run A:
==> flow/design.v (excerpt) <==
module FpCustomAddSub 
# (
	parameter	ManWidth	=	16,
	parameter	ExpWidth	=	6
)
(Rst_i,Clk_i,A_i,B_i,AddSub_i,Nd_i,Result_o,ResultValid_o);
Size: about 790 cells after synthesis, roughly 170 flip-flops, ~74 I/O pins, ~7700 sq um of cells after synthesis.
Settings: LEC_CHECK=0, CAP_MARGIN=20, CORE_ASPECT_RATIO=0.5, CORE_MARGIN=2, CORE_UTILIZATION=40, CTS_CLUSTER_DIAMETER=332, CTS_CLUSTER_SIZE=98, PLACE_DENSITY=0.35, SLEW_MARGIN=10, TNS_END_PERCENT=15; clock period 4.5 ns.
run.sh (not shown) runs the stock make flow with config.mk's settings and CLKGATE_MAP_FILE=.
Inputs modified between run A and run B:
- changing CORE_UTILIZATION from 40 to 69
- setting SETUP_SLACK_MARGIN to -0.21 for the first time
Results
Result for run A and run B: all clean
Run B contains more vias than run A.
Clock power for run B is higher than for run A.
Re count of flip-flops with a built-in enable after synthesis: no difference whatsoever between run A and run B.
Higher part of the power in the clock network goes to run B over run A.
Sequential share of layout area, run A and run B, lower one = run A.
Sort run A and run B by clock-buffer cell count, descending, and run B comes first.
Changes in run C relative to run B:
- clearing PLACE_DENSITY, which used to be 0.35
- clearing CORE_ASPECT_RATIO, which used to be 0.5
- clearing TNS_END_PERCENT, which used to be 15
- swapping 69 for 66 in CORE_UTILIZATION
- clearing CTS_CLUSTER_SIZE, which used to be 98
- clearing CTS_CLUSTER_DIAMETER, which used to be 332
- clearing SETUP_SLACK_MARGIN, which used to be -0.21
- swapping 10 for 20 in SLEW_MARGIN
- swapping 4.5 for 3.66 in the clock period (ns, I/O delays scaled along)
Results
Run C finished all stages; layout check result: FAIL, due to setup timing.
Looking at number of core rows, run C sits 12 higher than run B does.
Net switching power figure on run C is behind run B.
Run C vs. run B: standby leakage power now sits higher, met2 usage in global routing picked up an extra 9.8 points, cell count after placement rose by 31, power saw an increase.
Looking at timing startpoint of the critical path, the manBNorm[0]$_SDFF_PP0_ result is from run B; the manBNorm[6]$_SDFF_PP0_ one comes from run C.
[inputs] run D vs run C
- CORE_UTILIZATION now 70, was 66
- CTS_CLUSTER_SIZE now 34, previously not set
- CTS_CLUSTER_DIAMETER now 212, previously not set
[summary]
Summary of run D over run C: sequential share of layout area lower; sequential power rose about 2%; overall die area fell 5.5%.
Run D finished every stage and its layout cleared the timing, DRC and antenna checks.
Summary of run D over run C: maximum clock frequency picked up an extra about 3%, number of H-tree branching levels was more or less identical.

========
## alpha
FpCustomAddSub again, from the RTL that the note above started with.
Settings: LEC_CHECK=0, CAP_MARGIN=20, CORE_ASPECT_RATIO=1.74, CORE_MARGIN=2, CORE_UTILIZATION=40, CTS_CLUSTER_DIAMETER=332, CTS_CLUSTER_SIZE=98, SLEW_MARGIN=10; clock period 4.5 ns.
alpha closes out successfully: all stages finished, all timing, DRC and antenna checks passed.
What beta does differently from alpha at the input level:
Settings: SLEW_MARGIN changed from 10 to 20; CTS_CLUSTER_DIAMETER removed (was 332); CTS_CLUSTER_SIZE removed (was 98); CORE_ASPECT_RATIO removed (was 1.74).
### Flow results
The final layout from beta, which completed every stage, passed the timing, DRC and antenna checks at the end of the flow.
beta vs. alpha: starting density of the core did not really move; ratio of total power to cell area down 12 nW/um^2; final net count did not really move; count of filler cells inserted in the layout now larger; setup slack saw a decrease.
Relative to beta, the following input files were edited for gamma:
Settings: a change of CORE_UTILIZATION from 40 to 65; a change of the clock period (ns, I/O delays scaled along) from 4.5 to 4.66.
[summary]
[gamma] total length of routed wires rose about 10% relative to beta. Total power per unit cell area was lower in the run labelled beta. Compared with beta, gamma has extra setup slack.
### gamma -> delta
Settings: CORE_UTILIZATION changed from 65 to 13; the clock period (ns, I/O delays scaled along) changed from 4.66 to 6.84.
==> results <==
- Compared with gamma, delta ends up with a larger final cell area.
- Going from gamma to delta, total power down about 32%; die size up about 400%; core utilization of the finished layout moved down.
- Comparing gamma and delta, the higher ratio of final minimum period to clock period is on gamma.
- ~same worst hold slack in gamma and delta

========
job 7362:
FpCustomAddSub again, from the RTL that the note above started with.
Settings: LEC_CHECK=0, ABC_AREA=1, CAP_MARGIN=20, CELL_PAD_IN_SITES_DETAIL_PLACEMENT=0, CELL_PAD_IN_SITES_GLOBAL_PLACEMENT=1, CORE_ASPECT_RATIO=0.5, CORE_MARGIN=10, CORE_UTILIZATION=45, CTS_CLUSTER_DIAMETER=333, CTS_CLUSTER_SIZE=100, MAX_ROUTING_LAYER=met5, PLACE_DENSITY=0.78, SETUP_SLACK_MARGIN=-0.23, SLEW_MARGIN=0, TNS_END_PERCENT=15; clock period 2.65 ns.
STATUS run=job 7362 STAGES=ALL_DONE FINAL_CHECKS=FAILED CAUSE=setup timing
For job 1149, these inputs were changed with respect to job 7362:
==> flow/config.mk <==
export PLATFORM = sky130hd
export DESIGN_NAME = FpCustomAddSub
export DESIGN_NICKNAME = FpCustomAddSub
export VERILOG_FILES = /design/flow/design.v
export SDC_FILE = /design/flow/constraint.sdc
export NUM_CORES = 4
export LEC_CHECK = 0
export CAP_MARGIN = 20
export CORE_ASPECT_RATIO = 0.5
export CORE_MARGIN = 2
export CORE_UTILIZATION = 43
export CTS_CLUSTER_DIAMETER = 332
export CTS_CLUSTER_SIZE = 98
export PLACE_DENSITY = 0.35
export SETUP_SLACK_MARGIN = -0.23
export SLEW_MARGIN = 10
export TNS_END_PERCENT = 15
==> flow/constraint.sdc <==
create_clock -name core_clock -period 4.5 [get_ports {Clk_i}]
set_input_delay 0.9000 -clock core_clock [delete_from_list [all_inputs] [get_ports {Clk_i}]]
set_output_delay 0.9000 -clock core_clock [all_outputs]
set_load 0.01 [all_outputs]
--- outcome ---
Job 1149 vs. job 7362: post-route clock period utilization lower, flip-flop and latch power shrank by about 40%, net switching power of the design went down about 50%, largest driver fanout on the critical path went up. Via density per instance up 6.9% in job 1149 wrt job 7362. Job 1149: no failed stages, no open violations at the end. Synthesis-to-layout area growth ends up higher on job 7362. Of job 1149 and job 7362, it is job 1149 that has the lower met2 wire length.
For job 762, these inputs were changed with respect to job 1149:
==> flow/config.mk <==
export PLATFORM = sky130hd
export DESIGN_NAME = FpCustomAddSub
export DESIGN_NICKNAME = FpCustomAddSub
export VERILOG_FILES = /design/flow/design.v
export SDC_FILE = /design/flow/constraint.sdc
export NUM_CORES = 4
export LEC_CHECK = 0
export CAP_MARGIN = 20
export CORE_ASPECT_RATIO = 0.5
export CORE_MARGIN = 2
export CORE_UTILIZATION = 50
export CTS_CLUSTER_DIAMETER = 332
export CTS_CLUSTER_SIZE = 98
export PLACE_DENSITY = 0.35
export SETUP_SLACK_MARGIN = 0.83
export SLEW_MARGIN = 10
export TNS_END_PERCENT = 15
[summary]
Job 1149 ended up with manBNorm[0] as its launch point of the worst path; job 762 ended up with B_i[21].
Looking at met2 demand-to-capacity share in global routing, job 762 sits 4.2 points above job 1149.
Re clock-buffer cell count: job 762 is 1 down on job 1149.
Post-route total power on job 762 is ahead of job 1149.
Sort job 762 and job 1149 by floorplan core density, ascending, and job 1149 comes first.
Compared with job 1149, job 762 instantiates a smaller number of standard cells.
Going from job 1149 to job 762, die width shrank by a little under 10%.
Between job 762 and job 1149, the difference in power drawn by the sequential cells is negligible.
Internal power component in job 762 vs job 1149: down 2.5%
As of job 762, total length of routed met3 wires had fallen by a few percent compared to job 1149.
Between job 762 and job 1149, combined buffer and inverter count along the critical path is higher for job 762, job 1149 comes in under that.
For job 9156, these inputs were changed with respect to job 762:
==> flow/config.mk <==
export PLATFORM = sky130hd
export DESIGN_NAME = FpCustomAddSub
export DESIGN_NICKNAME = FpCustomAddSub
export VERILOG_FILES = /design/flow/design.v
export SDC_FILE = /design/flow/constraint.sdc
export NUM_CORES = 4
export LEC_CHECK = 0
export CAP_MARGIN = 20
export CELL_PAD_IN_SITES_GLOBAL_PLACEMENT = 3
export CORE_ASPECT_RATIO = 0.5
export CORE_MARGIN = 9
export CORE_UTILIZATION = 40
export CTS_CLUSTER_DIAMETER = 332
export CTS_CLUSTER_SIZE = 98
export GPL_TIMING_DRIVEN = 0
export PLACE_DENSITY = 0.35
export SLEW_MARGIN = 10
export TNS_END_PERCENT = 15
Findings:
- In the flow results for job 9156 and job 762, the tightest hold margin is larger on job 9156.
- Diff job 9156 and job 762: share of the clock period used by the worst path after layout higher in job 9156
- Against job 762, job 9156 reports a final critical-path required period that is higher.
- In the tables for job 9156 and job 762, fraction of the core area occupied by cells at floorplan reads higher with job 762.
- In the final design statistics, job 9156 uses more standard cells in total than job 762.
- In job 9156, the combinational power share came out 1.5 points above the value in job 762.
- [diff] maximum achievable frequency, job 9156 relative to job 762: regression
- Job 9156: met3 capacity usage during global routing lower than job 762
- Job 762 → job 9156: core box area rose 3900 um2; final area increased by about 0.8% relative to the old numbers; worst setup slack shows a reduction of 0.55 ns.
Here is what was changed in the inputs of job 6023 compared with job 9156.
==> flow/config.mk <==
export PLATFORM = sky130hd
export DESIGN_NAME = FpCustomAddSub
export DESIGN_NICKNAME = FpCustomAddSub
export VERILOG_FILES = /design/flow/design.v
export SDC_FILE = /design/flow/constraint.sdc
export NUM_CORES = 4
export LEC_CHECK = 0
export ABC_AREA = 1
export CAP_MARGIN = 20
export CORE_MARGIN = 6
export CORE_UTILIZATION = 40
export GPL_TIMING_DRIVEN = 0
export MAX_ROUTING_LAYER = met4
export SLEW_MARGIN = 20
==> flow/constraint.sdc <==
create_clock -name core_clock -period 3.84 [get_ports {Clk_i}]
set_input_delay 0.7680 -clock core_clock [delete_from_list [all_inputs] [get_ports {Clk_i}]]
set_output_delay 0.7680 -clock core_clock [all_outputs]
set_load 0.01 [all_outputs]
### Flow results
Job 6023 reached the end of the flow, and the finished layout is clean on the timing, DRC and antenna checks.
Status: worst hold slack parity (job 9156, job 6023)
On final cell area excluding filler cells, job 6023 does better than job 9156.
Critical path depth (higher): job 6023
Looking at worst-case setup slack after placement, job 6023 sits above job 9156.
Final net count (higher): job 6023
When job 6023 is set beside job 9156, its detailed router's first-iteration violation count turns out to be 36 larger.
Job 6023 ended up with a lower routed wire length than job 9156 did.
Non-clock buffer count: job 6023 and job 9156 compared, higher one is job 9156
Job 6023 vs job 9156 — worst setup slack rose 0.36 ns.
Job 6023 vs. job 9156: pin count of the biggest net entering global routing went down by 3.
Synthesized cell count (higher): job 6023
--- input diff job 6023..job 7470 ---
==> flow/config.mk <==
export PLATFORM = sky130hd
export DESIGN_NAME = FpCustomAddSub
export DESIGN_NICKNAME = FpCustomAddSub
export VERILOG_FILES = /design/flow/design.v
export SDC_FILE = /design/flow/constraint.sdc
export NUM_CORES = 4
export LEC_CHECK = 0
export CAP_MARGIN = 20
export CORE_MARGIN = 2
export CORE_UTILIZATION = 32
export SLEW_MARGIN = 20
==> flow/constraint.sdc <==
create_clock -name core_clock -period 3.87 [get_ports {Clk_i}]
set_input_delay 0.7740 -clock core_clock [delete_from_list [all_inputs] [get_ports {Clk_i}]]
set_output_delay 0.7740 -clock core_clock [all_outputs]
set_load 0.01 [all_outputs]
Results
Non-clock buffer count, job 7470 and job 6023: larger value in job 7470. STATUS pre-CTS worst setup slack: job 7470 loses against job 6023. Yosys chip area delta (job 7470 -> job 6023): insignificant. Cmp job 7470 and job 6023 / clock group share of total power / lower: job 7470.
No activity file was given, so power comes from the tool's default toggle rates.
